== run 1 ==
## CORDIC
module CORDIC #(parameter integer W = 32)
(
    input wire clk,
    input wire start,
    input wire signed [31:0] x,
    input wire signed [31:0] y,
    output wire signed [W-1:0]phi,
    output wire done
);
Size: ~100 flip-flops, ~99 I/O pins, ~16,000 sq um of cells after synthesis.
clock: 6.4 ns
lec_check: 0
cap_margin: 20
core_margin: 2
core_utilization: 70
cts_cluster_diameter: 33
cts_cluster_size: 35
max_routing_layer: met4
place_density: 0.65
setup_slack_margin: 1.57
slew_margin: 20
run.sh (not shown) runs the stock make flow with config.mk's settings and CLKGATE_MAP_FILE=.
FAIL run 1 @ 5_1_grt: tool exited with error
diff inputs: run 1 => run 2
- a deleted SETUP_SLACK_MARGIN that had been 1.57
- a deleted MAX_ROUTING_LAYER that had been met4
- a deleted CTS_CLUSTER_DIAMETER that had been 33
- a deleted PLACE_DENSITY that had been 0.65
- a change of CORE_UTILIZATION from 70 to 40
- a deleted CTS_CLUSTER_SIZE that had been 35
- a change of the clock period (ns, I/O delays scaled along) from 6.4 to 7.5
--- outcome ---
- Per the final summary, run 2 finished and its layout is clean on timing, DRC and antenna.
- Summed instance area of the synthesized netlist came out exactly the same in run 2 and run 1.
- Comparing post-placement worst setup slack for run 2 and run 1, the bigger number came from run 1.
- The placer congestion estimate in run 2 sits about 24% below the value recorded for run 1.
- When run 2 is measured against run 1, its placed cell area turns out 210 sq um lower.
- Looking at site row count across run 2 and run 1, the one that comes out higher is run 2.
- Summary of run 2 over run 1: CTS H-tree depth roughly the same, number of standard cells after synthesis flat.
- Re starting density of the core: run 1 was higher than run 2.
- Run 1 -> run 2: post-synthesis share of cell area spent on and-or and or-and gates flat
- Die area for run 2 is higher than for run 1.
The following lists how run 3 was set up differently from run 2:
- CORE_MARGIN: 2 -> 5
- MIN_ROUTING_LAYER: unset -> met2
- MAX_ROUTING_LAYER: unset -> met4
- CORE_UTILIZATION: 40 -> 63
### Flow results
- Run 2: PASS, flow complete, no timing, DRC or antenna violations
- Run 3 terminated abnormally: 5_1_grt reported GRT-0116.
- Of run 2 and run 3, the higher die width belongs to run 2.
- Taking run 2 as the reference, in run 3 effective utilization at floorplan went up by 23 points; number of placed cells counting well taps went down by about 8%; count of standard-cell rows went down by 15; half-perimeter wire length of the detailed placement result went down by 10%; worst setup slack before clock tree synthesis went up by 0.46 ns.
- Delta (run 3 minus run 2): core footprint went down by about 37%, net count after synthesis saw little to no change, xor and xnor area share after synthesis shows no meaningful change, number of library cell types mapped by synthesis closely matched the old numbers, fraction of registers with async set or reset after synthesis closely matched the old numbers.
Input-level comparison between run 4 and run 3:
- changing CORE_MARGIN from 5 to 2
- setting TNS_END_PERCENT to 10 for the first time
- setting CTS_CLUSTER_DIAMETER to 167 for the first time
- removing MIN_ROUTING_LAYER (formerly met2)
- setting CTS_CLUSTER_SIZE to 100 for the first time
- removing MAX_ROUTING_LAYER (formerly met4)
- changing CORE_UTILIZATION from 63 to 56
[summary]
- Every stage of the flow completed for run 4, and the final layout passed the timing, DRC and antenna checks.
- Relative to run 3, the die area measured on run 4 has increased by a few percent.
- Of run 3 and run 4, the lower overall die width belongs to run 3.
- [compare] base=run 3 new=run 4: post-placement cell area now sits higher; minimum setup slack after placement went down 0.085 ns.
Inputs modified between run 4 and run 5:
- TNS_END_PERCENT: 10 -> unset
- CORE_UTILIZATION: 56 -> 70
- CTS_CLUSTER_SIZE: 100 -> 14
- SETUP_SLACK_MARGIN: unset -> 1.36
- CTS_CLUSTER_DIAMETER: 167 -> 45
Results
Changes observed in run 5 relative to run 4: average detailed-routed wire length per instance shows an increase of 13%; number of buffers other than clock buffers in the final layout saw an increase; estimated wirelength of the detail-placed design moved down; number of search-and-repair iterations in the first detailed-routing pass rose by 12.
Looking at capture point of the worst path, the y_reg[31]$_DFFE_PP_ result is from run 4; the x_reg[31]$_DFFE_PP_ one comes from run 5.
Run 4 → run 5: synthesized net count level.
Max smallest hold slack across run 5 and run 4: run 5
On setup slack, run 5 does better than run 4.
Note that the number of placement rows recorded for run 5 amounts to 0.887 times the value seen in run 4.
> inputs changed (run 5 -> run 6)
- a change of CORE_UTILIZATION from 70 to 56
- a change of CTS_CLUSTER_DIAMETER from 45 to 397
- an added CELL_PAD_IN_SITES_GLOBAL_PLACEMENT of 2
- a change of SETUP_SLACK_MARGIN from 1.36 to -0.69
- a change of CTS_CLUSTER_SIZE from 14 to 100
[summary]
Compared with run 5, run 6 shows die size that has gone up by more than 10%.
Tool error GPL-0301 stopped run 6 during 3_1_place_gp_skip_io; no final results.
Comparing run 6 and run 5, the higher die height is on run 6.
Run 5 -> run 6: synthesized area delta 0, exact match
From run 5 to run 6 the numbers moved as follows: row count higher; die span in x higher.
Initial core utilization delta for run 6 relative to run 5: 15 points lower
Comparing run 6 against run 5, there is no change at all in area fraction in full adders, half adders and majority gates.

* * *

## yarrow
The RTL this note starts from:
==> flow/design.v <==
module CORDIC #(parameter integer W = 32)
(
    input wire clk,
    input wire start,
    input wire signed [31:0] x,
    input wire signed [31:0] y,
    output wire signed [W-1:0]phi,
    output wire done
);
wire sigma;
wire signed [31:0] x_shift;
wire signed [31:0] y_shift;
reg [5:0] counter;
reg signed [31:0] x_reg;
reg signed [31:0] y_reg;
reg signed [31:0] z;
wire signed [31:0] atan_table [0:27];
assign atan_table[00] = 32'h3243f6a9; 
assign atan_table[01] = 32'h1dac6705;
assign atan_table[02] = 32'h0fadbafd;
assign atan_table[03] = 32'h07f56ea7;
assign atan_table[04] = 32'h03feab77;
assign atan_table[05] = 32'h01ffd55c;
assign atan_table[06] = 32'h00fffaab;
assign atan_table[07] = 32'h007fff55;
assign atan_table[08] = 32'h003fffeb;
assign atan_table[09] = 32'h001ffffd;
assign atan_table[10] = 32'h00100000;
assign atan_table[11] = 32'h00080000;
assign atan_table[12] = 32'h00040000;
assign atan_table[13] = 32'h00020000;
assign atan_table[14] = 32'h00010000;
assign atan_table[15] = 32'h00008000;
assign atan_table[16] = 32'h00004000;
assign atan_table[17] = 32'h00002000;
assign atan_table[18] = 32'h00001000;
assign atan_table[19] = 32'h00000800;
assign atan_table[20] = 32'h00000400;
assign atan_table[21] = 32'h00000200;
assign atan_table[22] = 32'h00000100;
assign atan_table[23] = 32'h00000080;
assign atan_table[24] = 32'h00000040;
assign atan_table[25] = 32'h00000020;
assign atan_table[26] = 32'h00000010;
assign atan_table[27] = 32'h00000008;
assign sigma = y_reg[31];
assign x_shift = y_reg >>> counter; 
assign y_shift = x_reg >>> counter; 
assign phi = z[31:31-W+1];
assign done = (counter == 28);
always @(posedge clk) begin
    if(start)begin
        x_reg <= x;
        y_reg <= y;
        z <= 0;
        counter <= 0;
    end
    else begin
        if(counter == 28) begin
            x_reg <= x_reg;
            y_reg <= y_reg;
            z <= z;
            counter <= counter;
        end
        else begin
            x_reg <= sigma ? (x_reg - x_shift) : (x_reg + x_shift);
            y_reg <= sigma ? (y_reg + y_shift) : (y_reg - y_shift);
            z <= sigma ? (z - atan_table[counter]) : (z + atan_table[counter]);
            counter <= counter + 1;
        end
    end
end
endmodule
clock: 7.5 ns
lec_check: 0
cap_margin: 0
cell_pad_in_sites_detail_placement: 1
cell_pad_in_sites_global_placement: 1
core_margin: 5
core_utilization: 63
cts_cluster_diameter: 312
max_routing_layer: met5
min_routing_layer: met2
setup_slack_margin: 1.39
slew_margin: 15
tns_end_percent: 85
4_1_cts: yarrow exited with error
For quartz, these inputs were changed with respect to yarrow:
- a change of CAP_MARGIN from 0 to 20
- a deleted CELL_PAD_IN_SITES_GLOBAL_PLACEMENT that had been 1
- a deleted MAX_ROUTING_LAYER that had been met5
- a change of SETUP_SLACK_MARGIN from 1.39 to 0.76
- a deleted MIN_ROUTING_LAYER that had been met2
- a change of CORE_UTILIZATION from 63 to 55
- an added CORE_ASPECT_RATIO of 0.5
- an added ABC_AREA of 1
- an added CTS_CLUSTER_SIZE of 100
- a change of SLEW_MARGIN from 15 to 20
- a change of CORE_MARGIN from 5 to 2
- a deleted CELL_PAD_IN_SITES_DETAIL_PLACEMENT that had been 1
- a change of CTS_CLUSTER_DIAMETER from 312 to 167
- a change of TNS_END_PERCENT from 85 to 15
Findings:
- Comparing quartz and yarrow, the one run not ending clean was yarrow.
- yarrow: it failed during 4_1_cts, and the tool reported DPL-0033.
- Between yarrow and quartz, the flow reports post-synth area from yosys stat decreasing slightly.
- Synthesized cell count delta for quartz relative to yarrow: 735 higher
- Taking yarrow as the reference, in quartz number of cell instances after yosys synthesis +about 36%, mean area per synthesized cell shows a reduction of 2.2 um^2.
- For die size, dividing the value from yarrow by the value from quartz gives 0.944.
- Diff yarrow -> quartz: core utilization at floorplan now sits lower, instance count after placement with tap cells included went up by 792.
- As far as number of flip-flops and latches in the synthesized netlist goes, yarrow and quartz are indistinguishable; the numbers are identical.
What tundra does differently from quartz at the input level:
- a change of CAP_MARGIN from 20 to 0
- a change of CORE_UTILIZATION from 55 to 63
- an added CELL_PAD_IN_SITES_DETAIL_PLACEMENT of 1
- a change of CORE_MARGIN from 2 to 5
- a deleted ABC_AREA that had been 1
- a change of SETUP_SLACK_MARGIN from 0.76 to 1.39
- an added MIN_ROUTING_LAYER of met2
- a deleted CTS_CLUSTER_DIAMETER that had been 167
- an added CELL_PAD_IN_SITES_GLOBAL_PLACEMENT of 3
- a change of TNS_END_PERCENT from 15 to 60
- a deleted CORE_ASPECT_RATIO that had been 0.5
- an added MAX_ROUTING_LAYER of met5
- a deleted CTS_CLUSTER_SIZE that had been 100
## What came out
Compared with quartz, in tundra post-synthesis cell count from yosys shows a reduction of 735; die size shows a reduction of about 5.6%; post-synthesis adder-cell area fraction shows no meaningful change; summed standard-cell area reported by yosys shows an increase of about 0.7%.
Synthesized area | tundra above quartz
Re fraction of registers with async set or reset after synthesis: no difference whatsoever between tundra and quartz.
What ended tundra was a tool error in 3_1_place_gp_skip_io; the run never finished.
Post-synthesis compound-gate area fraction, quartz and tundra, lower one = quartz.
Synthesized area per cell, tundra vs quartz: up by more than a quarter
When tundra is set beside quartz, its number of different library cells in the post-synthesis netlist turns out to be 62% larger.
> inputs changed (tundra -> xenon)
- TNS_END_PERCENT removed (was 60)
- SETUP_SLACK_MARGIN removed (was 1.39)
- CELL_PAD_IN_SITES_DETAIL_PLACEMENT removed (was 1)
- CELL_PAD_IN_SITES_GLOBAL_PLACEMENT removed (was 3)
- CAP_MARGIN changed from 0 to 20
- MIN_ROUTING_LAYER removed (was met2)
- MAX_ROUTING_LAYER removed (was met5)
- CORE_UTILIZATION changed from 63 to 48
- CORE_MARGIN changed from 5 to 2
- the clock period (ns, I/O delays scaled along) changed from 7.5 to 6.9
==> comparison <==
Comparing xenon against tundra, there is no change at all in synthesized cell count.
Summary of tundra and xenon: one run falls short of a clean finish, namely tundra.
tundra: it failed with a tool error in 3_1_place_gp_skip_io, so there are no final results.
Looking at chip area across both flows, xenon is the weaker of the two, with tundra ahead.
Compared with tundra, in xenon fraction of synthesized cell area in xor and xnor cells stayed essentially flat; floorplan core density moved down.
xenon -> tundra: sequential element share of the synthesized area delta 0, exact match
Setup changes, xenon to cedar
- an added MIN_ROUTING_LAYER of met2
- a change of CORE_UTILIZATION from 48 to 63
- a change of the clock period (ns, I/O delays scaled along) from 6.9 to 7.5
## What came out
cedar vs. xenon: number of gates given a new drive strength after cts decreased 4, summed standard-cell area reported by yosys essentially unchanged, standard-cell row count decreased 13%, area enclosed by the die boundary decreased 8300 um^2.
Run status, cedar: aborted in 5_1_grt, error GRT-0116
Delta (cedar minus xenon): total placed instance area fell by about 2.7%; area of the core region fell by 8200 um^2.
On placed cell count: between xenon and cedar, it ends up lower for cedar.
Inputs modified between cedar and amber:
- changing CORE_UTILIZATION from 63 to 40
- removing MIN_ROUTING_LAYER (formerly met2)
- changing the clock period (ns, I/O delays scaled along) from 7.5 to 7.15
==> results <==
amber went all the way through synthesis, placement and routing and the layout is clean on timing, DRC and antenna. In the tables for amber and cedar, initial standard-cell utilization of the core reads higher with cedar. Taking cedar as the reference, in amber width of the chip rose by 25%, detailed placer's ending HPWL rose by about 7%, xor/xnor cell area share of the yosys netlist shows no meaningful change, synthesized flop and latch total ~0 delta, cell area after placement up 570 um^2. Total die area, amber vs cedar: up by more than half. amber ends up with a placement-stage worst setup slack that is 0.36 ns lower than in cedar.
